==> flow/config.mk <==
export PLATFORM = sky130hd
export DESIGN_NAME = cordic_oscillator
export DESIGN_NICKNAME = cordic_oscillator
export VERILOG_FILES = /design/flow/design.v
export SDC_FILE = /design/flow/constraint.sdc
export NUM_CORES = 4
export LEC_CHECK = 0
export CAP_MARGIN = 20
export CORE_MARGIN = 2
export CORE_UTILIZATION = 72
export CTS_CLUSTER_SIZE = 10
export SETUP_SLACK_MARGIN = -0.32
export SLEW_MARGIN = 20
==> flow/constraint.sdc <==
create_clock -name core_clock -period 3.25 [get_ports {clk}]
set_input_delay 0.6500 -clock core_clock [delete_from_list [all_inputs] [get_ports {clk}]]
set_output_delay 0.6500 -clock core_clock [all_outputs]
set_load 0.01 [all_outputs]
==> flow/design.v <==
module cordic_pipelined #(
    parameter MODE                    = 0,      
    parameter STAGES                  = 16,
    parameter CORDIC_WIDTH            = 16,
    parameter CORDIC_INTERNAL_WIDTH   = 20,
    parameter SFIXED_ZERO             = 32'd0,
    parameter SFIXED_PI               = 32'h3243F6A8,
    parameter SFIXED_PI_OVER_2        = 32'h1921FB54,
    parameter SFIXED_TWO_PI           = 32'h6487ED51
)(
    input  wire                                clk,
    input  wire                                rst,
    input  wire                                valid_in,
    input  wire  signed [CORDIC_WIDTH-1:0]      x_in,
    input  wire  signed [CORDIC_WIDTH-1:0]      y_in,
    input  wire  signed [CORDIC_INTERNAL_WIDTH-1:0] z_in,
    output reg                                 valid_out,
    output wire signed [CORDIC_WIDTH-1:0]      x_out,
    output wire signed [CORDIC_WIDTH-1:0]      y_out,
    output wire signed [CORDIC_WIDTH-1:0]      z_out
);
    wire signed [31:0] ANGLES [0:31];
    assign ANGLES[0]  = 32'h0000C90F;
    assign ANGLES[1]  = 32'h000076B1;
    assign ANGLES[2]  = 32'h00003EB6;
    assign ANGLES[3]  = 32'h00001FD5;
    assign ANGLES[4]  = 32'h00000FFA;
	 assign ANGLES[5]  = 32'h000007FF;
    assign ANGLES[6]  = 32'h000003FF;
    assign ANGLES[7]  = 32'h000001FF;
    assign ANGLES[8]  = 32'h000000FF;
    assign ANGLES[9]  = 32'h0000007F;
    assign ANGLES[10] = 32'h0000003F;
    assign ANGLES[11] = 32'h0000001F;
	  assign ANGLES[12] = 32'h0000000F;
    assign ANGLES[13] = 32'h00000007;
    assign ANGLES[14] = 32'h00000003;
    assign ANGLES[15] = 32'h00000001;
    assign ANGLES[16] = 32'h00000000;
    assign ANGLES[17] = 32'h00000000;
    assign ANGLES[18] = 32'h00000000;
	  assign ANGLES[19] = 32'h00000000;
    assign ANGLES[20] = 32'h00000000;
    assign ANGLES[21] = 32'h00000000;
    assign ANGLES[22] = 32'h00000000;
    assign ANGLES[23] = 32'h00000000;
    assign ANGLES[24] = 32'h00000000;
    assign ANGLES[25] = 32'h00000000;
    assign ANGLES[26] = 32'h00000000;
    assign ANGLES[27] = 32'h00000000;
	  assign ANGLES[28] = 32'h00000000;
    assign ANGLES[29] = 32'h00000000;
    assign ANGLES[30] = 32'h00000000;
    assign ANGLES[31] = 32'h00000000;
	  reg signed [CORDIC_INTERNAL_WIDTH-1:0] x_pipe [0:STAGES];
    reg signed [CORDIC_INTERNAL_WIDTH-1:0] y_pipe [0:STAGES];
    reg signed [CORDIC_INTERNAL_WIDTH-1:0] z_pipe [0:STAGES];
    reg [1:0]  quadrant_stages [0:STAGES];
    reg        valid_pipe      [0:STAGES];
    reg signed [CORDIC_INTERNAL_WIDTH-1:0] x_corrected,y_corrected,z_wrapped;
    localparam [31:0] PI_SH         = SFIXED_PI        >> 12;
    localparam [31:0] PI_OVER_2_SH  = SFIXED_PI_OVER_2 >> 12;
    localparam [31:0] TWO_PI_SH     = SFIXED_TWO_PI    >> 12;
    localparam signed [CORDIC_INTERNAL_WIDTH-1:0] Z_ZERO      = 0;
    localparam signed [CORDIC_INTERNAL_WIDTH-1:0] Z_PI        = PI_SH[CORDIC_INTERNAL_WIDTH-1:0];
    localparam signed [CORDIC_INTERNAL_WIDTH-1:0] Z_PI_OVER_2 = PI_OVER_2_SH[CORDIC_INTERNAL_WIDTH-1:0];
    localparam signed [CORDIC_INTERNAL_WIDTH-1:0] Z_TWO_PI    = TWO_PI_SH[CORDIC_INTERNAL_WIDTH-1:0];
    always @(posedge clk) begin
      if (rst) begin
         x_pipe[0] <= 0; y_pipe[0] <= 0; z_pipe[0] <= 0;
         quadrant_stages[0] <= 2'b00;
         valid_pipe[0] <= 0;
      end else begin
         z_wrapped = z_in;
         if (z_wrapped >  Z_PI)   z_wrapped =  z_wrapped-Z_TWO_PI;
         else if (z_wrapped <= -Z_PI) z_wrapped =  z_wrapped+Z_TWO_PI;
         if((z_wrapped>=Z_ZERO)&&(z_wrapped<=Z_PI_OVER_2)) begin
            quadrant_stages[0]<=2'b00;  z_pipe[0]<=z_wrapped;
         end
			else if((z_wrapped>Z_PI_OVER_2)&&((z_wrapped<=Z_PI)||(z_wrapped>= -Z_PI_OVER_2))) begin
            quadrant_stages[0]<=2'b01;  z_pipe[0]<=Z_PI-z_wrapped;
         end
         else if((z_wrapped<Z_ZERO)&&(z_wrapped>=-Z_PI_OVER_2)) begin
            quadrant_stages[0]<=2'b11;  z_pipe[0]<= -z_wrapped;
         end
			else begin
            quadrant_stages[0]<=2'b10;  z_pipe[0]<= -(Z_PI+z_wrapped);
         end
         x_pipe[0] <= {{(CORDIC_INTERNAL_WIDTH-CORDIC_WIDTH){x_in[CORDIC_WIDTH-1]}},x_in};
         y_pipe[0] <= {{(CORDIC_INTERNAL_WIDTH-CORDIC_WIDTH){y_in[CORDIC_WIDTH-1]}},y_in};
         valid_pipe[0] <= valid_in;
      end
   end
   genvar i;
   generate
      for (i=0; i<STAGES; i=i+1) begin : STAGES_GEN
         reg signed [CORDIC_INTERNAL_WIDTH-1:0] angle, dx, dy;
         reg sigma;
         always @(posedge clk) begin
           angle = ANGLES[i];
           sigma = (MODE==0) ? z_pipe[i][CORDIC_INTERNAL_WIDTH-1] : y_pipe[i][CORDIC_INTERNAL_WIDTH-1];
            dx    = (y_pipe[i] >>> i);
            dy    = (x_pipe[i] >>> i);
            if (sigma==0) begin
               x_pipe[i+1] <= x_pipe[i] - dx;
               y_pipe[i+1] <= y_pipe[i] + dy;
               z_pipe[i+1] <= z_pipe[i] - angle;
            end else begin
              x_pipe[i+1] <= x_pipe[i] + dx;
               y_pipe[i+1] <= y_pipe[i] - dy;
               z_pipe[i+1] <= z_pipe[i] + angle;
            end
            valid_pipe[i+1]      <= rst ? 1'b0 : valid_pipe[i];
            quadrant_stages[i+1] <= quadrant_stages[i];
         end
      end
   endgenerate
	 always @(posedge clk) begin
      case(quadrant_stages[STAGES])
         2'b00:  begin x_corrected <=  x_pipe[STAGES]; y_corrected <= y_pipe[STAGES]; end
         2'b11:  begin x_corrected <=  x_pipe[STAGES]; y_corrected <= -y_pipe[STAGES];end
         default:begin x_corrected <= -x_pipe[STAGES]; y_corrected <=  y_pipe[STAGES];end
      endcase
      valid_out <= rst ? 1'b0 : valid_pipe[STAGES];
   end
   assign x_out = x_corrected[CORDIC_WIDTH-1:0];
   assign y_out = y_corrected[CORDIC_WIDTH-1:0];
   assign z_out = z_pipe[STAGES][CORDIC_WIDTH-1:0];
endmodule
module cordic_oscillator #(
    parameter SFIXED_WIDTH = 32,            
    parameter CORDIC_WIDTH = 16,            
    parameter SFIXED_TWO_PI = 32'h6487ED51,          
    parameter SFIXED_ZERO   = 32'd0,
    parameter CORDIC_GAIN   = 16'h26DD           
	 )(
    input  wire                      clk,
    input  wire                      rst,
    input  wire                      ce,
    input  wire signed [SFIXED_WIDTH-1:0] tuning_word,
    output wire signed [CORDIC_WIDTH-1:0] sin_out,
    output wire signed [CORDIC_WIDTH-1:0] cos_out,
    output wire                      valid_out
);
    reg signed [SFIXED_WIDTH-1:0] phase_acc;
    reg signed [SFIXED_WIDTH-1:0] next_phase;
    localparam signed [SFIXED_WIDTH-1:0] TWO_PI_S = SFIXED_TWO_PI;
    always @(posedge clk) begin
        if (rst) begin
            phase_acc <= {SFIXED_WIDTH{1'b0}};
        end
		  else if (ce) begin
            next_phase = phase_acc + tuning_word;
            if (next_phase >= TWO_PI_S)
                phase_acc <= next_phase - TWO_PI_S;
            else if (next_phase < 0)
                phase_acc <= next_phase + TWO_PI_S;
            else
                phase_acc <= next_phase;
        end
    end
    wire signed [CORDIC_WIDTH-1:0] x_fixed  = CORDIC_GAIN;   
    wire signed [CORDIC_WIDTH-1:0] y_fixed  = {CORDIC_WIDTH{1'b0}};
    wire signed [CORDIC_WIDTH-1:0] x_out;
    wire signed [CORDIC_WIDTH-1:0] y_out;
    wire        valid_pipe;
	 cordic_pipelined cordic_inst (
        .clk       (clk),
        .rst       (rst),
        .x_in      (x_fixed),
        .y_in      (y_fixed),
        .z_in      (phase_acc[31:12]),
        .x_out     (x_out),
        .y_out     (y_out),
        .z_out     (),           
        .valid_in  (1'b1),
        .valid_out (valid_pipe)
    );
    assign sin_out   = y_out;
    assign cos_out   = x_out;
    assign valid_out = valid_pipe;
endmodule
==> flow/run.sh <==
#!/bin/bash
# the make line also repeats each setting of config.mk as NAME=value (left out here)
make -C /OpenROAD-flow-scripts/flow DESIGN_CONFIG=/design/flow/config.mk WORK_HOME=/design/flow/orfs CLKGATE_MAP_FILE= finish
==> impl_metrics.toml, run 1 <==
# physical design summary
[synth]
synthesis.nets = 8925
ys_warn_count = 7
ff_type = "dfxtp_1"
synth.distinct_cells = 100
ys_seq_elements = 1011
netlist_area_um2 = 68600
ys_sh_mux_pct = 1.16
synth_adder_area_share_pct = 17.9
synth_seq_share_pct = 29.5
syn_inst = 7932
yosysTopAreaCell = "dfxtp_1"
ys_sh_simple_pct = 15.3
synthTopLogicFamily = "AND-OR/OR-AND gates"
avgSynthCellArea_um2 = 8.65
common_cells = "1011 x dfxtp_1, 914 x ha_1, 729 x nor2_1"
top_cells_by_area = "dfxtp_1 29%, ha_1 17%, xnor2_1 9.0%, a21oi_1 4.4%, xor2_1 4.2%"
top_cell = "dfxtp_1"
ys_area_um2 = 68600
top_area_share_pct = 29.5
ys_cells = 7932
async_reset_ff_share_pct = 0
edf_count = 0
synth-xor-area-share_pct = 13.2
aoi_share_pct = 19.9

[clocking]
clock_sinks = 1011
clk_path_buf_depth = 3
hold_buffers = 0
root_buffer = "clkbuf_16"
htreeDepth = 3
cts_buffers = 116

[status]
status = "aborted with a tool error"
error = "[ERROR GRT-0116] Global routing finished with congestion. Check the congestion regions in the DRC Viewer."
lastStage = "5_1_grt"

[placed_design]
portBuffers = 67
dp_hpwl_um = 159000
place_congestion = 0.958

[die]
fp.dieH_um = 313
core_area_um2 = 94700
num_rows = 113
design.portCount = 68
floorplan.core_util_pct = 72.5
die-area_um2 = 97800
die_x_um = 313

[global_route]
grt_overflow = 766
grt_usage_pct = 80.4
repair_timing:
item / in CTS
resized: 580
buffers inserted: 217
pin swaps: 276
endpoints found under the setup margin: 209
cloned: 4
stage by stage:
step | hold slack (ps) | cell area (um2) | std cells | worst slack [ps]
after floorplan | 310 | 69300 | 7932 | -767
after global placement | 312 | 81700 | 10600 | -1500
after detailed placement | 313 | 81700 | 10600 | -1570
after CTS | 279 | 88900 | 10900 | -512
routing by layer:
| metal | global-route usage, % | GRT overflow |
|---|---|---|
| met2 | 95.6 | 409 |
| met4 | 80.8 | 317 |
| met5 | 42.8 | 2 |
| met3 | 68.0 | 27 |
| met1 | 78.8 | 11 |
==> run 2: changes to the inputs <==
Settings changed: ABC_AREA set to 1, CORE_UTILIZATION 72 to 59, CTS_CLUSTER_SIZE 10 to 98, SETUP_SLACK_MARGIN -0.32 to unset, TNS_END_PERCENT set to 25.
Clock period 3.25 ns to 2.95 ns, I/O delays scaled along.
==> impl_metrics.toml, run 2 <==
# flow metrics
[synth]
ff_type = "dfxtp_1"
top_cells_by_area = "dfxtp_1 29%, ha_1 16%, xor2_1 10%, nand2_1 9.7%, a21oi_1 6.6%"
ys_area_um2 = 70200
ys_warn_count = 7
synthTopLogicFamily = "simple AND/OR/NAND/NOR gates"
top_area_share_pct = 28.8
synth_seq_share_pct = 28.8
aoi_share_pct = 13.1
ys_sh_mux_pct = 0
synth_adder_area_share_pct = 17.6
async_reset_ff_share_pct = 0
syn_inst = 9263
ys_sh_simple_pct = 20.2
avgSynthCellArea_um2 = 7.57
synthesis.nets = 10300
synth-xor-area-share_pct = 14.3
netlist_area_um2 = 70200
top_cell = "nand2_1"
common_cells = "1814 x nand2_1, 1011 x dfxtp_1, 952 x inv_1"
synth.distinct_cells = 62
yosysTopAreaCell = "dfxtp_1"
edf_count = 0
ys_cells = 9263
ys_seq_elements = 1011

[job]
warning_count = 47
drv_cap = 0

[detailed_routing]
wl_met3_um = 22100
highest_layer = "met5"
drt-initial-drc-count = 7408
via_per_inst = 5.85
vias = 76900
first_pass_iters = 8
post-route-drc-count = 0
wirelength_um = 267000
ant_nets = 0
wl_met2_um = 122000
wl_met1_um = 104000
wl_per_cell_um = 20.3

[clocking]
root_buffer = "clkbuf_16"
path_clk_slew_ps = 70
clk_path_buf_depth = 3
htreeDepth = 3
cts_buffers = 110
clkLatencyLatePin_ps = 810
tritoncts = "built"
clock_sinks = 1011

[hold_path]
worst_hold_path_type = "reg2reg"
holdCritStartpoint = "cordic_inst.z_pipe[4][0]$_DFF_P_"
hold-path-cell-count = 0
worst_hold_path.endpoint = "cordic_inst.z_pipe[5][0]$_DFF_P_"

[critical_path]
startpoint = "cordic_inst.y_pipe[6][7]$_DFF_P_"
cp_top_family = "AND-OR/OR-AND gates"
path_cells = "inv_2 > ha_4 > nand2_4 > nor3_2 > inv_1 > nand2_1 > xnor2_1 > ha_1 > a21oi_1 > o21ai_0 > a21oi_1 > inv_1 > a21oi_2 > o21ai_2 > a31oi_4 > o21ai_2 > a21oi_2 > nor2_1 > nor2_1 > xor2_1"
cpPeakStageDelay_ps = 690
crit_cells = 20
r2r_slack_ps = -1190
slowest_stage = "a21oi_1"
crit_end = "cordic_inst.x_pipe[7][19]$_DFF_P_"
start_kind = "flip-flop"
rr_endpoint = "cordic_inst.x_pipe[7][19]$_DFF_P_"
worstPathMaxFanout = 3
crit_buf_inv = 3
rr_startpoint = "cordic_inst.y_pipe[6][7]$_DFF_P_"
r2r_cells = 20
crit_path_end_kind = "flip-flop"
worstPathRequired_ps = 3620
crit_type = "reg2reg"
critical_path_arrival_ps = 4820

[placed_design]
dp_hpwl_um = 171000
dp_slack_ps = -1220
place_congestion = 0.958
portBuffers = 67

[timing]
finalCritPeriodShare_pct = 140
finalSetupViolations = 251
maxSlewViolCount = 0
setup_slack_ps = -1190
fmax_mhz = 241
finalHoldViolations = 0
tightest_slew_ps = 956
min_period_ps = 4140
slew_headroom_pct = 36.1
fin_setup_tns_ps = -71470
rsz0062_at_grt = "true"
fin_worst_skew_ps = 59.3

[global_route]
grt_usage_pct = 36.4
first_global_vias = 71300
grt_overflow = 0
grt_max_degree = 54
antenna_found_initial = 13
grt_pass1_wl_um = 361000

[die]
core_area_um2 = 118000
design.portCount = 68
die-area_um2 = 122000
num_rows = 126
fp.dieH_um = 349
die_x_um = 349
floorplan.core_util_pct = 59.4

[final_layout]
syn_to_final_growth_pct = 44.1
final_nets = 12500

[status]
status = "finished with violations"
so.violations = "setup timing"
==> run 2: timing repair <==
item | CTS | global route
hold buffers | 0 | 0
cloned | 7 | 1
setup endpoints to repair | 249 | 348
resized | 754 | 1239
setup buffers | 170 | 191
pin swaps | 305 | 610
==> run 2: routing by layer <==
| layer | GRT usage (%) | vias to the layer above |
|---|---|---|
| met4 | 14.9 | 18 |
| met5 | 0 | - |
| met1 | 46.1 | 36000 |
| met3 | 6.12 | 1486 |
| met2 | 61.2 | 4044 |
| li1 | - | 35400 |
==> run 2: cell type report <==
| cell class | instances | area, um2 |
|---|---|---|
| Antenna cell | 4 | 10.0 |
| Timing Repair Buffer | 2248 | 18000 |
| Sequential cell | 1011 | 20400 |
| Fill cell | 6399 | 17000 |
| Clock buffer | 143 | 3080 |
| Clock inverter | 63 | 941 |
| Inverter | 982 | 3800 |
| Multi-Input combinational cell | 7162 | 52900 |
| Tap cell | 1536 | 1920 |
==> run 2: per-stage QoR <==
| step | hold WS, ps | area [um2] | std cells | util (%) |
|---|---|---|---|---|
| final | 322 | 101000 | 13100 | 85.6 |
| after global routing | 330 | 101000 | 13100 | 85.6 |
| after CTS | 325 | 95200 | 13000 | 80.7 |
| after detailed placement | 312 | 86900 | 12600 | 73.6 |
| after global placement | 311 | 86900 | 12600 | 73.6 |
| after floorplan | 310 | 70600 | 9263 | - |
==> run 3: changes to the inputs <==
Settings changed: ABC_AREA 1 to unset, CORE_UTILIZATION 59 to 71, CTS_CLUSTER_SIZE 98 to unset, SETUP_SLACK_MARGIN set to 0.17, TNS_END_PERCENT 25 to unset.
Clock period 2.95 ns to 3.48 ns, I/O delays scaled along.
==> impl_metrics.toml, run 3 <==
# physical design summary
[placed_design]
dp_hpwl_um = 144000
dpl_cell_area_um2 = 78100
dp.cells = 10000
place_congestion = 0.954
portBuffers = 67

[synth]
syn_inst = 7932
ys_seq_elements = 1011
synth.distinct_cells = 100
yosysTopAreaCell = "dfxtp_1"
synth_adder_area_share_pct = 17.9
ys_sh_mux_pct = 1.16
netlist_area_um2 = 68600
synth-xor-area-share_pct = 13.2
ys_area_um2 = 68600
ff_type = "dfxtp_1"
top_cell = "dfxtp_1"
synthTopLogicFamily = "AND-OR/OR-AND gates"
ys_cells = 7932
synthesis.nets = 8925
top_cells_by_area = "dfxtp_1 29%, ha_1 17%, xnor2_1 9.0%, a21oi_1 4.4%, xor2_1 4.2%"
synth_seq_share_pct = 29.5
avgSynthCellArea_um2 = 8.65
top_area_share_pct = 29.5
aoi_share_pct = 19.9
async_reset_ff_share_pct = 0
ys_sh_simple_pct = 15.3
ys_warn_count = 7
common_cells = "1011 x dfxtp_1, 914 x ha_1, 729 x nor2_1"
edf_count = 0

[status]
status = "aborted with a tool error"
error = "[ERROR DPL-0038] Utilization greater than 100%, impossible to legalize"
lastStage = "5_1_grt"

[clocking]
clk_path_buf_depth = 3
htreeDepth = 3
clock_sinks = 1011
root_buffer = "clkbuf_16"
cts_buffers = 106

[die]
die-area_um2 = 99200
fp.dieH_um = 315
core_area_um2 = 96300
die_x_um = 315
design.portCount = 68
floorplan.core_util_pct = 71.3
num_rows = 114
-- run 3: timing repair --
item / in CTS
hold buffers: 0
resized: 782
endpoints found under the setup margin: 229
buffers inserted: 379
pin swaps: 527
cloned: 1
-- run 3: per-stage QoR --
step | setup TNS, ps | setup WS (ps)
CTS | -9490 | -332
detailed placement | -51700 | -1430
global placement | -43410 | -1330
floorplan | -13680 | -583
==> run 4: changes to the inputs <==
Settings changed: CORE_UTILIZATION 71 to 40, SETUP_SLACK_MARGIN 0.17 to -0.03.
Clock period 3.48 ns to 5.08 ns, I/O delays scaled along.
==> impl_metrics.toml, run 4 <==
# flow metrics
[clocking]
clock_sinks = 1011
cts_buffers = 118
clkLatencyLatePin_ps = 780
path_clk_slew_ps = 60
clk_path_buf_depth = 3
cts_setup_buffers = 0
htreeDepth = 3
root_buffer = "clkbuf_16"
tritoncts = "built"

[critical_path]
path_cells = "nand2b_1 > nor4_4 > and2_1 > a211oi_1 > and2_1 > or4_1 > nor4_2 > nand3_1 > a221oi_1 > mux2i_1 > xnor2_1 > a211oi_1"
r2r_slack_ps = 430
worstPathMaxFanout = 16
crit_path_end_kind = "flip-flop"
startpoint = "phase_acc[24]$_SDFFE_PP0P_"
critical_path_arrival_ps = 5310
crit_buf_inv = 0
worstPathRequired_ps = 5750
rr_endpoint = "cordic_inst.z_pipe[0][16]$_SDFF_PP0_"
cp_top_family = "simple AND/OR/NAND/NOR gates"
start_kind = "flip-flop"
crit_cells = 12
r2r_cells = 12
crit_type = "reg2reg"
slowest_stage = "dfxtp_1"
crit_end = "cordic_inst.z_pipe[0][16]$_SDFF_PP0_"
cpPeakStageDelay_ps = 680
rr_startpoint = "phase_acc[24]$_SDFFE_PP0P_"

[hold_path]
worst_hold_path.endpoint = "cordic_inst.z_pipe[5][0]$_DFF_P_"
worst_hold_path_type = "reg2reg"
holdCritStartpoint = "cordic_inst.z_pipe[4][0]$_DFF_P_"
hold-path-cell-count = 0

[die]
floorplan.core_util_pct = 40.1
num_rows = 152
design.portCount = 68
die_x_um = 418
core_area_um2 = 171000
fp.dieH_um = 418
die-area_um2 = 175000

[synth]
async_reset_ff_share_pct = 0
ys_sh_simple_pct = 15.3
edf_count = 0
top_cells_by_area = "dfxtp_1 29%, ha_1 17%, xnor2_1 9.0%, a21oi_1 4.4%, xor2_1 4.2%"
netlist_area_um2 = 68600
ys_cells = 7932
aoi_share_pct = 19.9
ys_warn_count = 7
synth.distinct_cells = 100
top_cell = "dfxtp_1"
ys_area_um2 = 68600
syn_inst = 7932
synth_seq_share_pct = 29.5
synth-xor-area-share_pct = 13.2
ys_sh_mux_pct = 1.16
synthTopLogicFamily = "AND-OR/OR-AND gates"
synthesis.nets = 8925
yosysTopAreaCell = "dfxtp_1"
ys_seq_elements = 1011
common_cells = "1011 x dfxtp_1, 914 x ha_1, 729 x nor2_1"
synth_adder_area_share_pct = 17.9
ff_type = "dfxtp_1"
avgSynthCellArea_um2 = 8.65
top_area_share_pct = 29.5

[timing]
finalHoldViolations = 0
min_period_ps = 4650
finalSetupViolations = 0
slew_headroom_pct = 38.9
fin_setup_tns_ps = 0
tightest_slew_ps = 914
finalCritPeriodShare_pct = 91.5
maxSlewViolCount = 0
rsz0062_at_grt = "false"
fmax_mhz = 215
fin_worst_skew_ps = 73.2

[detailed_routing]
drt-initial-drc-count = 3231
wl_per_cell_um = 16.1
vias = 56300
wirelength_um = 169000
post-route-drc-count = 0
first_pass_iters = 7
via_per_inst = 5.34
ant_nets = 0

[global_route]
grt_overflow = 0
use_met3_pct = 2.54
grt_pass1_wl_um = 277000
grt_use_met2_pct = 32.7
grt_use_met1_pct = 24.6
grt_most_used_layer = "met2"
grt_usage_pct = 19.0
first_global_vias = 54500
antenna_found_initial = 1
grt_max_degree = 40

[final_layout]
final_nets = 9204
fillers = 16500
final_util_pct = 45.4
fin_area_um2 = 77600
syn_to_final_growth_pct = 13.1

[placed_design]
place_congestion = 0.884
portBuffers = 67
dp_hpwl_um = 136000
dpl_cell_area_um2 = 73300

[job]
drv_cap = 0
warning_count = 42

[status]
status = "no timing/DRC/antenna violations"
run 4: timing repair:
item,CTS,global route
setup endpoints to repair,0,1
hold buffers,0,0
resized,0,1
run 4: cell type report:
cell class | count | area, um2 | area share (%)
clock buffer | 149 | 3240 | 4.17
clock inverter | 70 | 1060 | 1.37
sequential | 1011 | 20200 | 26.1
tap | 2233 | 2790 | 3.60
timing repair buffer | 294 | 2440 | 3.14
multi-input combinational | 6379 | 46300 | 59.7
antenna | 3 | 7.51 | 0.00967
inverter | 407 | 1530 | 1.97
run 4: per-layer routing:
layer  vias to the layer above  wire length, um
li1                      29000                -
met1                     26100            78400
met2                       909            79500
met3                       253             6250
met4                         0             5160
met5                         -                0
run 4: per-stage QoR:
stage                     std cells  worst slack (ps)  hold WS (ps)
final                         10500               431           321
after global routing          10500              38.6           328
after CTS                     10500               456           320
after detailed placement      10300              -293           312
after global placement        10300              -293           312
after floorplan                7932               462           310
==> run 5: changes to the inputs <==
Settings changed: ABC_AREA set to 1, CAP_MARGIN 20 to 0, CORE_ASPECT_RATIO set to 0.5, CORE_UTILIZATION 40 to 72, CTS_CLUSTER_DIAMETER set to 196, CTS_CLUSTER_SIZE set to 98, SETUP_SLACK_MARGIN -0.03 to -0.23, TNS_END_PERCENT set to 25.
Clock period 5.08 ns to 2.95 ns, I/O delays scaled along.
==> impl_metrics.toml, run 5 <==
# physical design summary
[die]
floorplan.core_util_pct = 73.1
design.portCount = 68
die_x_um = 445
fp.dieH_um = 225
die-area_um2 = 100000
core_area_um2 = 96000
num_rows = 80

[placed_design]
dpl_cell_area_um2 = 84800
place_congestion = 1.04
dp_slack_ps = -1110
dp_hpwl_um = 175000
portBuffers = 67

[status]
status = "aborted with a tool error"
lastStage = "5_1_grt"
error = "[ERROR GRT-0232] Routing congestion too high. Check the congestion heatmap in the GUI."

[synth]
edf_count = 0
top_area_share_pct = 28.8
ys_sh_simple_pct = 20.2
synthTopLogicFamily = "simple AND/OR/NAND/NOR gates"
async_reset_ff_share_pct = 0
ff_type = "dfxtp_1"
netlist_area_um2 = 70200
yosysTopAreaCell = "dfxtp_1"
common_cells = "1814 x nand2_1, 1011 x dfxtp_1, 952 x inv_1"
syn_inst = 9263
avgSynthCellArea_um2 = 7.57
synth_seq_share_pct = 28.8
ys_warn_count = 7
aoi_share_pct = 13.1
synthesis.nets = 10300
top_cells_by_area = "dfxtp_1 29%, ha_1 16%, xor2_1 10%, nand2_1 9.7%, a21oi_1 6.6%"
top_cell = "nand2_1"
ys_area_um2 = 70200
ys_cells = 9263
ys_seq_elements = 1011
synth.distinct_cells = 62
ys_sh_mux_pct = 0
synth-xor-area-share_pct = 14.3
synth_adder_area_share_pct = 17.6

[global_route]
grt_usage_pct = 72.1
grt_overflow = 27

[clocking]
htreeDepth = 1
cts_buffers = 14
clock_sinks = 1011
clk_path_buf_depth = 3
hold_buffers = 0
root_buffer = "clkbuf_16"
==> run 5: metrics by stage <==
stage	hold slack, ps	std cells
CTS	295	12300
detailed placement	313	12200
global placement	310	12200
floorplan	310	9263
==> run 5: repair_timing <==
action | 4_1_cts
pin swaps | 163
gates resized | 486
endpoints found under the setup margin | 179
setup buffers | 107
==> run 5: per-layer routing <==
layer / global-route usage [%] / GRT overflow
met5: 49.1 / 0
met4: 67.7 / 15
met3: 58.4 / 9
met2: 90.1 / 3
met1: 69.7 / 0
==> run 6: changes to the inputs <==
Settings changed: ABC_AREA 1 to unset, CAP_MARGIN 0 to 20, CORE_ASPECT_RATIO 0.5 to unset, CTS_CLUSTER_DIAMETER 196 to unset, CTS_CLUSTER_SIZE 98 to 10, SETUP_SLACK_MARGIN -0.23 to -0.32, TNS_END_PERCENT 25 to unset.
Clock period 2.95 ns to 3.54 ns, I/O delays scaled along.
==> impl_metrics.toml, run 6 <==
# flow metrics
[status]
status = "finished with violations"
so.violations = "setup timing"

[synth]
edf_count = 0
ys_cells = 7932
ys_seq_elements = 1011
top_cells_by_area = "dfxtp_1 29%, ha_1 17%, xnor2_1 9.0%, a21oi_1 4.4%, xor2_1 4.2%"
async_reset_ff_share_pct = 0
common_cells = "1011 x dfxtp_1, 914 x ha_1, 729 x nor2_1"
synth.distinct_cells = 100
ys_area_um2 = 68600
synthTopLogicFamily = "AND-OR/OR-AND gates"
yosysTopAreaCell = "dfxtp_1"
netlist_area_um2 = 68600
avgSynthCellArea_um2 = 8.65
ys_sh_mux_pct = 1.16
ff_type = "dfxtp_1"
aoi_share_pct = 19.9
synth-xor-area-share_pct = 13.2
synth_seq_share_pct = 29.5
synth_adder_area_share_pct = 17.9
ys_warn_count = 7
synthesis.nets = 8925
syn_inst = 7932
ys_sh_simple_pct = 15.3
top_cell = "dfxtp_1"
top_area_share_pct = 29.5

[clocking]
htreeDepth = 3
root_buffer = "clkbuf_16"
clkLatencyLatePin_ps = 770
clock_sinks = 1011
tritoncts = "built"
clk_path_buf_depth = 3
path_clk_slew_ps = 60
cts_buffers = 116

[critical_path]
slowest_stage = "nor4_1"
r2r_slack_ps = -640
path_cells = "nor4_1 > nand2b_1 > nor4_1 > buf_4 > a21oi_1 > xnor2_1 > ha_1 > nor3_1 > o2111ai_2 > nand3_1 > nand3_1 > or4_1 > a2111o_1 > o211a_1"
cp_top_family = "simple AND/OR/NAND/NOR gates"
crit_path_end_kind = "flip-flop"
worstPathRequired_ps = 4140
start_kind = "flip-flop"
startpoint = "cordic_inst.x_pipe[5][10]$_DFF_P_"
worstPathMaxFanout = 6
cpPeakStageDelay_ps = 630
rr_startpoint = "cordic_inst.x_pipe[5][10]$_DFF_P_"
crit_buf_inv = 1
crit_type = "reg2reg"
crit_cells = 14
r2r_cells = 14
critical_path_arrival_ps = 4780
crit_end = "cordic_inst.y_pipe[6][19]$_DFF_P_"
rr_endpoint = "cordic_inst.y_pipe[6][19]$_DFF_P_"

[hold_path]
worst_hold_path_type = "reg2reg"
holdCritStartpoint = "cordic_inst.quadrant_stages[11][0]$_DFF_P_"
worst_hold_path.endpoint = "cordic_inst.quadrant_stages[12][0]$_DFF_P_"
hold-path-cell-count = 0

[timing]
finalHoldViolations = 0
finalCritPeriodShare_pct = 118
rsz0062_at_grt = "true"
slew_headroom_pct = 26.8
fmax_mhz = 239
setup_slack_ps = -640
maxSlewViolCount = 0
tightest_slew_ps = 1070
min_period_ps = 4180
finalSetupViolations = 207
fin_worst_skew_ps = 55.4

[die]
num_rows = 113
floorplan.core_util_pct = 72.5
die_x_um = 313
design.portCount = 68
die-area_um2 = 97800
core_area_um2 = 94700
fp.dieH_um = 313

[placed_design]
place_congestion = 0.954
dp_hpwl_um = 148000
portBuffers = 67

[global_route]
grt_pass1_wl_um = 335000
grt_max_degree = 42
grt_usage_pct = 41.2
antenna_found_initial = 3
grt_overflow = 0
first_global_vias = 67100

[final_layout]
syn_to_final_growth_pct = 22.2
final_nets = 10000
final_util_pct = 88.6

[job]
drv_cap = 0
warning_count = 48

[detailed_routing]
wirelength_um = 231000
via_per_inst = 6.66
first_pass_iters = 10
post-route-drc-count = 0
ant_nets = 0
wl_per_cell_um = 22.3
drt-initial-drc-count = 7789
vias = 68900
## run 6: through the flow
step                setup WS (ps)  instances  TNS (ps)  cell area, um2  hold slack, ps
finish                       -640      10300    -38590           83900             314
CTS                          -393      10300    -35380           82000             310
global placement            -1280      10100    -51070           78200             310
floorplan                    -535       7932    -19610           68900             310
detailed placement          -1340      10100    -59420           78200             312
global route                 -651      10300    -71760           83900             326
## run 6: layout make-up
type,instances,area (um2)
Sequential cell,1011,20300
Antenna cell,1,2.50
Tap cell,1265,1580
Timing Repair Buffer,1121,8900
Inverter,407,1540
Clock inverter,14,251
Multi-Input combinational cell,6381,48200
Clock buffer,141,3080
Fill cell,4343,10800
## run 6: repair_timing
| action | 4_1_cts | 5_1_grt |
|---|---|---|
| gates resized | 79 | 367 |
| hold buffers | 0 | 0 |
| setup endpoints to repair | 74 | 162 |
| buffers inserted | 18 | 60 |
| pin swaps | 24 | 150 |
| gates cloned | 2 | 3 |
## run 6: metal layers
metal	GRT usage [%]	wire length, um
met5	0	26
met4	24.9	19200
met3	6.47	20400
met2	72.3	108000
met1	47.2	83500
==> run 7: changes to the inputs <==
Settings changed: CORE_UTILIZATION 72 to 70, CTS_CLUSTER_SIZE 10 to unset, SETUP_SLACK_MARGIN -0.32 to 0.79.
Clock period 3.54 ns to 5.14 ns, I/O delays scaled along.
==> impl_metrics.toml, run 7 <==
# flow metrics
[clocking]
tritoncts = "built"
path_clk_slew_ps = 60
cts_buffers = 108
clock_sinks = 1011
htreeDepth = 3
root_buffer = "clkbuf_16"
hold_buffers = 0
clk_path_buf_depth = 3
clkLatencyLatePin_ps = 710

[synth]
netlist_area_um2 = 68600
synthTopLogicFamily = "AND-OR/OR-AND gates"
ff_type = "dfxtp_1"
top_area_share_pct = 29.5
yosysTopAreaCell = "dfxtp_1"
synth.distinct_cells = 100
synthesis.nets = 8925
avgSynthCellArea_um2 = 8.65
synth_seq_share_pct = 29.5
ys_sh_mux_pct = 1.16
top_cell = "dfxtp_1"
syn_inst = 7932
ys_seq_elements = 1011
ys_sh_simple_pct = 15.3
aoi_share_pct = 19.9
ys_cells = 7932
common_cells = "1011 x dfxtp_1, 914 x ha_1, 729 x nor2_1"
synth-xor-area-share_pct = 13.2
edf_count = 0
ys_warn_count = 7
synth_adder_area_share_pct = 17.9
top_cells_by_area = "dfxtp_1 29%, ha_1 17%, xnor2_1 9.0%, a21oi_1 4.4%, xor2_1 4.2%"
ys_area_um2 = 68600
async_reset_ff_share_pct = 0

[final_layout]
final_util_pct = 78.5
final_nets = 9127
final_cells = 9500
syn_to_final_growth_pct = 10.9

[placed_design]
dp_slack_ps = -88.4
dp.cells = 9271
dp_hpwl_um = 128000
portBuffers = 67
place_congestion = 0.917

[die]
design.portCount = 68
die-area_um2 = 101000
core_area_um2 = 97000
fp.dieH_um = 317
num_rows = 114
die_x_um = 317
floorplan.core_util_pct = 70.8

[job]
drv_cap = 0
warning_count = 47

[hold_path]
hold-path-cell-count = 0
worst_hold_path.endpoint = "cordic_inst.quadrant_stages[10][1]$_DFF_P_"
holdCritStartpoint = "cordic_inst.quadrant_stages[9][1]$_DFF_P_"
worst_hold_path_type = "reg2reg"

[critical_path]
crit_path_end_kind = "flip-flop"
cpPeakStageDelay_ps = 500
r2r_cells = 17
start_kind = "flip-flop"
slowest_stage = "dfxtp_1"
path_cells = "inv_1 > ha_1 > nor2_1 > xnor2_1 > ha_1 > a21o_1 > a21oi_1 > o21bai_1 > a21oi_1 > o21ai_0 > a211oi_2 > o21ai_0 > a31oi_2 > nor2b_1 > o21a_1 > o41ai_1 > xnor2_1"
rr_endpoint = "cordic_inst.y_pipe[6][18]$_DFF_P_"
crit_buf_inv = 1
rr_startpoint = "cordic_inst.x_pipe[5][6]$_DFF_P_"
crit_type = "reg2reg"
crit_cells = 17
worstPathMaxFanout = 6
r2r_slack_ps = 870
startpoint = "cordic_inst.x_pipe[5][6]$_DFF_P_"
worstPathRequired_ps = 5770
crit_end = "cordic_inst.y_pipe[6][18]$_DFF_P_"
critical_path_arrival_ps = 4910
cp_top_family = "AND-OR/OR-AND gates"

[detailed_routing]
antenna-diode-count = 0
via_per_inst = 6.13
post-route-drc-count = 0
vias = 58200
first_pass_iters = 5
wirelength_um = 168000
ant_nets = 0
drt-initial-drc-count = 3613
wl_per_cell_um = 17.7

[timing]
fin_setup_tns_ps = 0
maxSlewViolCount = 0
tightest_slew_ps = 954
setup_slack_ps = 866
finalHoldViolations = 0
finalCritPeriodShare_pct = 83.2
min_period_ps = 4270
rsz0062_at_grt = "true"
slew_headroom_pct = 36.2
fin_worst_skew_ps = 35.8
fmax_mhz = 234
finalSetupViolations = 0

[global_route]
antenna_found_initial = 2
grt_usage_pct = 32.5
grt_overflow = 0
grt_pass1_wl_um = 273000
first_global_vias = 56100
grt_max_degree = 42

[status]
status = "no timing/DRC/antenna violations"
## run 7: final cells by class
class / instances / area (um2)
Clock buffer: 140 / 3010
Clock inverter: 60 / 669
Inverter: 407 / 1530
Tap cell: 1276 / 1600
Timing Repair Buffer: 226 / 1900
Multi-Input combinational cell: 6380 / 47100
Fill cell: 6852 / 20900
Sequential cell: 1011 / 20300
## run 7: per-stage QoR
step / hold slack (ps) / instance area (um2)
floorplan: 310 / 68800
global placement: 310 / 71500
detailed placement: 312 / 71500
CTS: 323 / 75300
global route: 329 / 76100
finish: 321 / 76100
## run 7: per-layer routing
layer	wire length, um	GRT usage [%]	vias to the layer above
met2	81700	58.0	1593
met3	8470	4.03	407
met5	11	0	-
met1	71100	39.6	27300
met4	7130	13.3	2
li1	-	-	28900
## run 7: what timing repair did
action	4_1_cts	5_1_grt
setup buffers	11	17
endpoints found under the setup margin	35	96
gates resized	22	155
pin swaps	9	39
gates cloned	1	0
endpoints found under the hold margin	0	0
==> run 8: changes to the inputs <==
Settings changed: CORE_UTILIZATION 70 to 71, CTS_CLUSTER_DIAMETER set to 362, CTS_CLUSTER_SIZE set to 36, GPL_ROUTABILITY_DRIVEN set to 1, SETUP_SLACK_MARGIN 0.79 to -0.28.
Clock period 5.14 ns to 2.82 ns, I/O delays scaled along.
==> impl_metrics.toml, run 8 <==
# physical design summary
[die]
design.portCount = 68
fp.dieH_um = 315
die_x_um = 315
num_rows = 114
core_area_um2 = 96300
die-area_um2 = 99200
floorplan.core_util_pct = 71.3

[synth]
synth.distinct_cells = 100
yosysTopAreaCell = "dfxtp_1"
edf_count = 0
ys_sh_simple_pct = 15.3
synth_seq_share_pct = 29.5
async_reset_ff_share_pct = 0
ys_sh_mux_pct = 1.16
ys_seq_elements = 1011
netlist_area_um2 = 68600
synthTopLogicFamily = "AND-OR/OR-AND gates"
ys_area_um2 = 68600
synthesis.nets = 8925
synth-xor-area-share_pct = 13.2
top_cell = "dfxtp_1"
syn_inst = 7932
avgSynthCellArea_um2 = 8.65
common_cells = "1011 x dfxtp_1, 914 x ha_1, 729 x nor2_1"
ff_type = "dfxtp_1"
top_area_share_pct = 29.5
aoi_share_pct = 19.9
synth_adder_area_share_pct = 17.9
top_cells_by_area = "dfxtp_1 29%, ha_1 17%, xnor2_1 9.0%, a21oi_1 4.4%, xor2_1 4.2%"
ys_warn_count = 7
ys_cells = 7932

[placed_design]
place_congestion = 0.973
dp_hpwl_um = 184000
dp_slack_ps = -1880
portBuffers = 67

[status]
lastStage = "4_1_cts"
error = "[ERROR DPL-0038] Utilization greater than 100%, impossible to legalize"
status = "aborted with a tool error"
-- run 8: per-stage QoR --
stage          util [%]  std cells  instance area (um2)  hold WS (ps)
3_5_place_dp       90.9      11200                87500           314
3_3_place_gp       90.9      11200                87500           311
2_1_floorplan         -       7932                70900           310
==> run 9: changes to the inputs <==
Settings changed: CORE_UTILIZATION 71 to 72, CTS_CLUSTER_DIAMETER 362 to unset, CTS_CLUSTER_SIZE 36 to unset, GPL_ROUTABILITY_DRIVEN 1 to unset, SETUP_SLACK_MARGIN -0.28 to 0.29.
Clock period 2.82 ns to 4.63 ns, I/O delays scaled along.
==> impl_metrics.toml, run 9 <==
# flow metrics
[status]
status = "no timing/DRC/antenna violations"

[critical_path]
r2r_slack_ps = 420
worstPathMaxFanout = 13
crit_buf_inv = 3
crit_cells = 16
slowest_stage = "clkdlybuf4s50_1"
r2r_cells = 16
crit_path_end_kind = "flip-flop"
cpPeakStageDelay_ps = 440
rr_startpoint = "cordic_inst.y_pipe[6][7]$_DFF_P_"
start_kind = "primary input"
worstPathRequired_ps = 5190
crit_end = "phase_acc[16]$_SDFFE_PP0P_"
rr_endpoint = "cordic_inst.x_pipe[7][18]$_DFF_P_"
critical_path_arrival_ps = 4780
path_cells = "clkdlybuf4s50_1 > ha_2 > nor2_1 > a21o_1 > o31a_1 > buf_4 > o21a_1 > o311ai_0 > o2111ai_1 > and3_1 > and2_2 > o311a_4 > buf_12 > a32oi_2 > xor2_1 > o21ai_0"
startpoint = "tuning_word[4]"
cp_top_family = "AND-OR/OR-AND gates"
crit_type = "in2reg"

[die]
die_x_um = 313
floorplan.core_util_pct = 72.5
fp.dieH_um = 313
die-area_um2 = 97800
design.portCount = 68
num_rows = 113
core_area_um2 = 94700

[placed_design]
dp_hpwl_um = 134000
place_congestion = 0.946
portBuffers = 67
dp_slack_ps = -445

[timing]
maxSlewViolCount = 0
tightest_slew_ps = 904
finalSetupViolations = 0
rsz0062_at_grt = "true"
fin_worst_skew_ps = 55.9
finalHoldViolations = 0
fmax_mhz = 237
timing.hold.ws_ps = 281
finalCritPeriodShare_pct = 91.1
fin_setup_tns_ps = 0
min_period_ps = 4220
setup_slack_ps = 413
slew_headroom_pct = 38.9

[synth]
synthTopLogicFamily = "AND-OR/OR-AND gates"
common_cells = "1011 x dfxtp_1, 914 x ha_1, 729 x nor2_1"
synth_seq_share_pct = 29.5
ff_type = "dfxtp_1"
yosysTopAreaCell = "dfxtp_1"
synthesis.nets = 8925
netlist_area_um2 = 68600
synth-xor-area-share_pct = 13.2
top_cell = "dfxtp_1"
syn_inst = 7932
avgSynthCellArea_um2 = 8.65
synth.distinct_cells = 100
async_reset_ff_share_pct = 0
edf_count = 0
synth_adder_area_share_pct = 17.9
top_area_share_pct = 29.5
aoi_share_pct = 19.9
ys_cells = 7932
top_cells_by_area = "dfxtp_1 29%, ha_1 17%, xnor2_1 9.0%, a21oi_1 4.4%, xor2_1 4.2%"
ys_sh_mux_pct = 1.16
ys_area_um2 = 68600
ys_warn_count = 7
ys_seq_elements = 1011
ys_sh_simple_pct = 15.3

[detailed_routing]
vias = 59500
wirelength_um = 175000
first_pass_iters = 8
wl_per_cell_um = 18.2
via_per_inst = 6.20
ant_nets = 0
drt-initial-drc-count = 4226
post-route-drc-count = 0

[hold_path]
hold-path-cell-count = 0
worst_hold_path_type = "reg2reg"
worst_hold_path.endpoint = "cordic_inst.quadrant_stages[3][1]$_DFF_P_"
holdCritStartpoint = "cordic_inst.quadrant_stages[2][1]$_DFF_P_"

[global_route]
first_global_vias = 59100
grt_usage_pct = 34.8
grt_max_degree = 41
grt_overflow = 0
antenna_found_initial = 0
grt_pass1_wl_um = 286000

[final_layout]
final_nets = 9229
syn_to_final_growth_pct = 11.7

[clocking]
clock_sinks = 1011
clkLatencyLatePin_ps = 730
htreeDepth = 3
hold_buffers = 0
path_clk_slew_ps = 60
clk_path_buf_depth = 3
cts_buffers = 105
root_buffer = "clkbuf_16"
tritoncts = "built"

[job]
warning_count = 45
drv_cap = 0
-- run 9: layout make-up --
class	instances	area, um2
antenna	1	2.50
clock buffer	137	2900
clock inverter	55	842
fill	6109	18100
inverter	407	1530
multi-input combinational	6379	46800
sequential	1011	20300
tap	1265	1580
timing repair buffer	332	2720
-- run 9: per-layer routing --
layer | vias to the layer above | track usage, % | wire, um
met5 | - | 0 | 0
met4 | 0 | 17.0 | 9160
met3 | 534 | 4.82 | 9090
met2 | 1841 | 63.0 | 85900
met1 | 28000 | 40.2 | 70700
li1 | 29100 | - | -
-- run 9: per-stage QoR --
stage | instance area, um2 | instances | util [%]
final | 76700 | 9587 | 80.9
after global routing | 76700 | 9586 | 80.9
after global placement | 72400 | 9390 | 76.4
after detailed placement | 72400 | 9390 | 76.4
after floorplan | 68700 | 7932 | -
after CTS | 76200 | 9582 | 80.4
-- run 9: repair_timing --
item / 4_1_cts / 5_1_grt
endpoints found under the hold margin: 0 / 0
setup buffers: 0 / 4
pin swaps: 0 / 16
resized: 2 / 118
setup endpoints to repair: 1 / 91
==> run 10: changes to the inputs <==
Settings changed: CORE_UTILIZATION 72 to 70, CTS_CLUSTER_DIAMETER set to 372, CTS_CLUSTER_SIZE set to 44, SETUP_SLACK_MARGIN 0.29 to 1.02.
Clock period 4.63 ns to 3.42 ns, I/O delays scaled along.
==> impl_metrics.toml, run 10 <==
# physical design summary
[synth]
ys_area_um2 = 68600
synth_adder_area_share_pct = 17.9
ys_sh_simple_pct = 15.3
netlist_area_um2 = 68600
ff_type = "dfxtp_1"
ys_seq_elements = 1011
synthTopLogicFamily = "AND-OR/OR-AND gates"
ys_sh_mux_pct = 1.16
syn_inst = 7932
top_cells_by_area = "dfxtp_1 29%, ha_1 17%, xnor2_1 9.0%, a21oi_1 4.4%, xor2_1 4.2%"
synthesis.nets = 8925
edf_count = 0
common_cells = "1011 x dfxtp_1, 914 x ha_1, 729 x nor2_1"
top_cell = "dfxtp_1"
avgSynthCellArea_um2 = 8.65
async_reset_ff_share_pct = 0
ys_cells = 7932
synth-xor-area-share_pct = 13.2
aoi_share_pct = 19.9
yosysTopAreaCell = "dfxtp_1"
synth_seq_share_pct = 29.5
synth.distinct_cells = 100
top_area_share_pct = 29.5
ys_warn_count = 7

[global_route]
grt_overflow = 214
grt_usage_pct = 72.9

[status]
error = "[ERROR GRT-0232] Routing congestion too high. Check the congestion heatmap in the GUI."
lastStage = "5_1_grt"
status = "aborted with a tool error"

[placed_design]
place_congestion = 0.954
dp_hpwl_um = 145000
dp.cells = 9995
portBuffers = 67

[die]
die-area_um2 = 101000
fp.dieH_um = 317
floorplan.core_util_pct = 70.8
core_area_um2 = 97000
design.portCount = 68
die_x_um = 317
num_rows = 114

[clocking]
clock_sinks = 1011
clk_path_buf_depth = 3
cts_buffers = 26
root_buffer = "clkbuf_16"
htreeDepth = 1
hold_buffers = 0
[run 10: timing repair]
item                                    in CTS
buffers inserted                           589
cloned                                       2
resized                                    892
endpoints found under the setup margin     575
pin swaps                                  686
hold endpoints to repair                     0
[run 10: per-stage QoR]
step / worst slack [ps] / instance area [um2] / TNS [ps]
after CTS: -454 / 88100 / -15740
after floorplan: -631 / 71200 / -15280
after global placement: -1330 / 79000 / -44520
after detailed placement: -1380 / 79000 / -49320
[run 10: metal layers]
layer / track usage [%] / GRT overflow
met1: 74.5 / 4
met2: 87.7 / 81
met3: 60.9 / 21
met4: 61.6 / 107
met5: 49.7 / 1
==> run 11: changes to the inputs <==
Settings changed: CORE_UTILIZATION 70 to 72, CTS_CLUSTER_DIAMETER 372 to 29, CTS_CLUSTER_SIZE 44 to unset, GPL_ROUTABILITY_DRIVEN set to 1, SETUP_SLACK_MARGIN 1.02 to 0.56.
Clock period 3.42 ns to 3.99 ns, I/O delays scaled along.
==> impl_metrics.toml, run 11 <==
# physical design summary
[synth]
ys_sh_mux_pct = 1.16
synth-xor-area-share_pct = 13.2
ff_type = "dfxtp_1"
common_cells = "1011 x dfxtp_1, 914 x ha_1, 729 x nor2_1"
synthesis.nets = 8925
synth_adder_area_share_pct = 17.9
ys_cells = 7932
ys_sh_simple_pct = 15.3
avgSynthCellArea_um2 = 8.65
ys_seq_elements = 1011
yosysTopAreaCell = "dfxtp_1"
synthTopLogicFamily = "AND-OR/OR-AND gates"
top_cells_by_area = "dfxtp_1 29%, ha_1 17%, xnor2_1 9.0%, a21oi_1 4.4%, xor2_1 4.2%"
async_reset_ff_share_pct = 0
ys_area_um2 = 68600
syn_inst = 7932
top_cell = "dfxtp_1"
synth_seq_share_pct = 29.5
top_area_share_pct = 29.5
synth.distinct_cells = 100
aoi_share_pct = 19.9
edf_count = 0
netlist_area_um2 = 68600
ys_warn_count = 7

[die]
core_area_um2 = 94700
fp.dieH_um = 313
num_rows = 113
die_x_um = 313
die-area_um2 = 97800
design.portCount = 68
floorplan.core_util_pct = 72.5

[global_route]
grt_overflow = 15100
grt_usage_pct = 111

[placed_design]
dp_slack_ps = -1070
portBuffers = 67
dp.cells = 9573
dp_hpwl_um = 135000
place_congestion = 0.933

[clocking]
clk_path_buf_depth = 3
root_buffer = "clkbuf_16"
hold_buffers = 0
htreeDepth = 4
cts_buffers = 198
clock_sinks = 1011

[status]
lastStage = "5_1_grt"
error = "[ERROR GRT-0232] Routing congestion too high. Check the congestion heatmap in the GUI."
status = "aborted with a tool error"
-- run 11: repair_timing --
action | in CTS
gates cloned | 3
gates resized | 484
setup endpoints to repair | 245
pin swaps | 281
hold endpoints to repair | 0
buffers inserted | 209
-- run 11: metrics by stage --
| step | util (%) | area [um2] | hold slack [ps] | TNS, ps |
|---|---|---|---|---|
| 3_5_place_dp | 78.6 | 74500 | 312 | -27780 |
| 3_3_place_gp | 78.6 | 74500 | 310 | -28410 |
| 4_1_cts | 89.8 | 85000 | 324 | 0 |
| 2_1_floorplan | - | 69600 | 310 | -1360 |
-- run 11: per-layer routing --
metal / GRT overflow / track usage (%)
met4: 2101 / 120
met5: 11 / 42.8
met2: 12700 / 163
met3: 126 / 77.1
met1: 138 / 92.1
==> run 12: changes to the inputs <==
Settings changed: CORE_UTILIZATION 72 to 15, CTS_CLUSTER_DIAMETER 29 to unset, PLACE_DENSITY_LB_ADDON set to 0.28, SETUP_SLACK_MARGIN 0.56 to -0.71.
Clock period 3.99 ns to 8.41 ns, I/O delays scaled along.
==> impl_metrics.toml, run 12 <==
# flow metrics
[critical_path]
cpPeakStageDelay_ps = 680
startpoint = "tuning_word[1]"
rr_startpoint = "phase_acc[1]$_SDFFE_PP0P_"
start_kind = "primary input"
path_cells = "clkdlybuf4s50_1 > ha_1 > a211o_1 > a2111oi_1 > o31a_1 > o21ai_1 > a31oi_1 > o21ai_0 > or3b_1 > a21oi_1 > buf_4 > o311a_1 > a31oi_1 > xnor2_1 > a22o_1"
slowest_stage = "o311a_1"
worstPathRequired_ps = 9060
crit_type = "in2reg"
cpMostUsedCell = "a31oi_1"
rr_endpoint = "phase_acc[14]$_SDFFE_PP0P_"
crit_end = "phase_acc[14]$_SDFFE_PP0P_"
crit_path_end_kind = "flip-flop"
critical_path_arrival_ps = 6750
worstPathMaxFanout = 14
r2r_cells = 14
crit_cells = 15
cp_top_family = "AND-OR/OR-AND gates"
r2r_slack_ps = 3350
crit_buf_inv = 2

[synth]
async_reset_ff_share_pct = 0
synth-xor-area-share_pct = 13.2
top_area_share_pct = 29.5
ys_cells = 7932
yosysTopAreaCell = "dfxtp_1"
ys_sh_simple_pct = 15.3
synth_adder_area_share_pct = 17.9
top_cells_by_area = "dfxtp_1 29%, ha_1 17%, xnor2_1 9.0%, a21oi_1 4.4%, xor2_1 4.2%"
ff_type = "dfxtp_1"
synth.distinct_cells = 100
ys_area_um2 = 68600
avgSynthCellArea_um2 = 8.65
netlist_area_um2 = 68600
aoi_share_pct = 19.9
ys_seq_elements = 1011
top_cell = "dfxtp_1"
ys_warn_count = 7
common_cells = "1011 x dfxtp_1, 914 x ha_1, 729 x nor2_1"
synthTopLogicFamily = "AND-OR/OR-AND gates"
syn_inst = 7932
edf_count = 0
ys_sh_mux_pct = 1.16
synthesis.nets = 8925
synth_seq_share_pct = 29.5

[status]
status = "no timing/DRC/antenna violations"

[timing]
maxSlewViolCount = 0
fin_worst_skew_ps = 84.6
timing.hold.ws_ps = 262
finalSetupViolations = 0
rsz0062_at_grt = "false"
setup_slack_ps = 2300
finalCritPeriodShare_pct = 72.6
slew_headroom_pct = 31.6
fin_setup_tns_ps = 0
fmax_mhz = 164
min_period_ps = 6110
finalHoldViolations = 0
tightest_slew_ps = 1020

[final_layout]
comb_area_um2 = 46300
final_cells = 14100
syn_to_final_growth_pct = 17.5
final_nets = 9006
seqCellArea_um2 = 20200
final_util_pct = 17.7
fillers = 50900
fin_area_um2 = 80600

[hold_path]
worst_hold_path.endpoint = "cordic_inst.quadrant_stages[16][0]$_DFF_P_"
worst_hold_path_type = "reg2reg"
hold-path-cell-count = 0
holdCritStartpoint = "cordic_inst.quadrant_stages[15][0]$_DFF_P_"

[detailed_routing]
wl_met3_um = 4410
wirelength_um = 173000
wl_met1_um = 82200
wl_per_cell_um = 12.2
post-route-drc-count = 0
first_pass_iters = 7
ant_nets = 0
vias = 53300
wl_met2_um = 82600
highest_layer = "met4"
via_per_inst = 3.78
drt-initial-drc-count = 2133

[clocking]
cts_setup_buffers = 0
htreeDepth = 3
clock_sinks = 1011
postCtsResizedCells = 0
path_clk_slew_ps = 60
root_buffer = "clkbuf_16"
clk_path_buf_depth = 3
tritoncts = "built"
cts_buffers = 111
clkLatencyLatePin_ps = 760
hold_buffers = 0

[global_route]
grt_max_degree = 48
grt_usage_pct = 7.24
first_global_vias = 53100
grt_overflow = 0
grt_pass1_wl_um = 280000
antenna_found_initial = 2

[die]
fp.dieH_um = 680
die_x_um = 680
core_area_um2 = 456000
num_rows = 248
design.portCount = 68
die-area_um2 = 463000
floorplan.core_util_pct = 15.1

[placed_design]
dp.cells = 13900
dp_slack_ps = 1550
dp_hpwl_um = 137000
portBuffers = 67
dpl_cell_area_um2 = 76600
place_congestion = 0.790

[job]
drv_cap = 0
warning_count = 42
run 12: final cells by class:
cell class                      instances  area share, %
Sequential cell                      1011           25.1
Tap cell                             6000           9.31
Timing Repair Buffer                  103           1.16
Antenna cell                            2        0.00621
Multi-Input combinational cell       6379           57.5
Clock buffer                          151           3.97
Clock inverter                         55           1.07
Inverter                              407           1.89
run 12: layer usage:
metal	global-route usage, %	vias up
met5	0	-
met4	1.55	0
met3	0.915	189
met2	12.9	508
met1	9.26	24000
li1	-	28600
==> run 13: changes to the inputs <==
Settings changed: CORE_UTILIZATION 15 to 72, CTS_CLUSTER_SIZE set to 10, GPL_ROUTABILITY_DRIVEN 1 to unset, PLACE_DENSITY_LB_ADDON 0.28 to unset, SETUP_SLACK_MARGIN -0.71 to unset.
Clock period 8.41 ns to 4.09 ns, I/O delays scaled along.
==> impl_metrics.toml, run 13 <==
# flow metrics
[clocking]
clock_sinks = 1011
path_clk_slew_ps = 60
clk_path_buf_depth = 3
hold_buffers = 0
root_buffer = "clkbuf_16"
tritoncts = "built"
htreeDepth = 3
cts_buffers = 116
clkLatencyLatePin_ps = 740

[synth]
ff_type = "dfxtp_1"
top_area_share_pct = 29.5
aoi_share_pct = 19.9
synth_seq_share_pct = 29.5
edf_count = 0
ys_seq_elements = 1011
ys_warn_count = 7
synth.distinct_cells = 100
synthTopLogicFamily = "AND-OR/OR-AND gates"
ys_sh_mux_pct = 1.16
synth-xor-area-share_pct = 13.2
avgSynthCellArea_um2 = 8.65
async_reset_ff_share_pct = 0
common_cells = "1011 x dfxtp_1, 914 x ha_1, 729 x nor2_1"
ys_sh_simple_pct = 15.3
synthesis.nets = 8925
netlist_area_um2 = 68600
ys_area_um2 = 68600
top_cells_by_area = "dfxtp_1 29%, ha_1 17%, xnor2_1 9.0%, a21oi_1 4.4%, xor2_1 4.2%"
syn_inst = 7932
top_cell = "dfxtp_1"
yosysTopAreaCell = "dfxtp_1"
synth_adder_area_share_pct = 17.9
ys_cells = 7932

[hold_path]
holdCritStartpoint = "cordic_inst.quadrant_stages[10][1]$_DFF_P_"
worst_hold_path.endpoint = "cordic_inst.quadrant_stages[11][1]$_DFF_P_"
hold-path-cell-count = 0
worst_hold_path_type = "reg2reg"

[timing]
setup_slack_ps = 101
finalHoldViolations = 0
tightest_slew_ps = 860
fin_worst_skew_ps = 63.3
maxSlewViolCount = 0
fin_setup_tns_ps = 0
fmax_mhz = 251
finalSetupViolations = 0
slew_headroom_pct = 42.5
finalCritPeriodShare_pct = 97.5
min_period_ps = 3990

[global_route]
grt_usage_pct = 35.2
grt_most_used_layer = "met2"
grt_overflow = 0
grt_max_degree = 42
grt_use_met1_pct = 42.9
first_global_vias = 59300
use_met3_pct = 4.80
grt_use_met2_pct = 61.7
antenna_found_initial = 2
grt_pass1_wl_um = 290000

[final_layout]
final_nets = 9429
syn_to_final_growth_pct = 13.9
fillers = 5867

[detailed_routing]
post-route-drc-count = 0
wl_per_cell_um = 18.5
ant_nets = 0
via_per_inst = 6.20
drt-initial-drc-count = 4396
vias = 60400
first_pass_iters = 6
wirelength_um = 180000

[die]
design.portCount = 68
die-area_um2 = 97800
core_area_um2 = 94700
num_rows = 113
floorplan.core_util_pct = 72.5
fp.dieH_um = 313
die_x_um = 313

[status]
status = "no timing/DRC/antenna violations"

[critical_path]
crit_type = "reg2reg"
rr_endpoint = "phase_acc[14]$_SDFFE_PP0P_"
cpPeakStageDelay_ps = 420
cpMostUsedCell = "buf_4"
crit_buf_inv = 3
worstPathMaxFanout = 7
critical_path_arrival_ps = 4560
path_cells = "ha_4 > a211o_1 > a2111oi_4 > buf_4 > o31a_1 > buf_4 > o21ai_4 > a31oi_4 > o21ai_0 > or3b_4 > a21oi_4 > buf_4 > o311a_4 > a31oi_1 > xnor2_1 > a22o_1"
startpoint = "phase_acc[1]$_SDFFE_PP0P_"
crit_path_end_kind = "flip-flop"
cp_top_family = "AND-OR/OR-AND gates"
crit_end = "phase_acc[14]$_SDFFE_PP0P_"
worstPathRequired_ps = 4660
start_kind = "flip-flop"
r2r_cells = 16
rr_startpoint = "phase_acc[1]$_SDFFE_PP0P_"
r2r_slack_ps = 100
slowest_stage = "or3b_4"
crit_cells = 16

[placed_design]
place_congestion = 0.945
dp_hpwl_um = 137000
dp_slack_ps = -868
portBuffers = 67

[job]
drv_cap = 0
warning_count = 45
[run 13: area by class of cell]
type                    count  area, um2  share of cell area [%]
clock buffers             140       3070                    3.93
multi-input cells        6380      47300                    60.5
repair buffers            520       4220                    5.40
clock inverters            14        226                   0.290
diodes                      1       2.50                 0.00320
flip-flops and latches   1011      20300                    25.9
well taps                1265       1580                    2.02
inverters                 407       1530                    1.96
[run 13: repair_timing]
action                     4_1_cts  5_1_grt
setup buffers                    1       16
pin swaps                        3       56
gates cloned                     0        1
gates resized                   15      184
setup endpoints to repair       23      103
[run 13: routing by layer]
| metal | part of all wire [%] | wire length, um | vias to the layer above |
|---|---|---|---|
| li1 | - | - | 29400 |
| met5 | 0 | 0 | - |
| met3 | 5.7 | 10200 | 503 |
| met1 | 41 | 74400 | 28400 |
| met4 | 4.7 | 8470 | 0 |
| met2 | 48 | 86800 | 2019 |
[run 13: per-stage QoR]
step | cells | cell area [um2] | hold WS, ps | utilization (%)
2_1_floorplan | 7932 | 68800 | 310 | -
3_3_place_gp | 9565 | 73800 | 310 | 78.0
3_5_place_dp | 9565 | 73800 | 312 | 78.0
4_1_cts | 9720 | 77200 | 320 | 81.5
5_1_grt | 9737 | 78200 | 331 | 82.5
6_report | 9738 | 78200 | 321 | 82.5
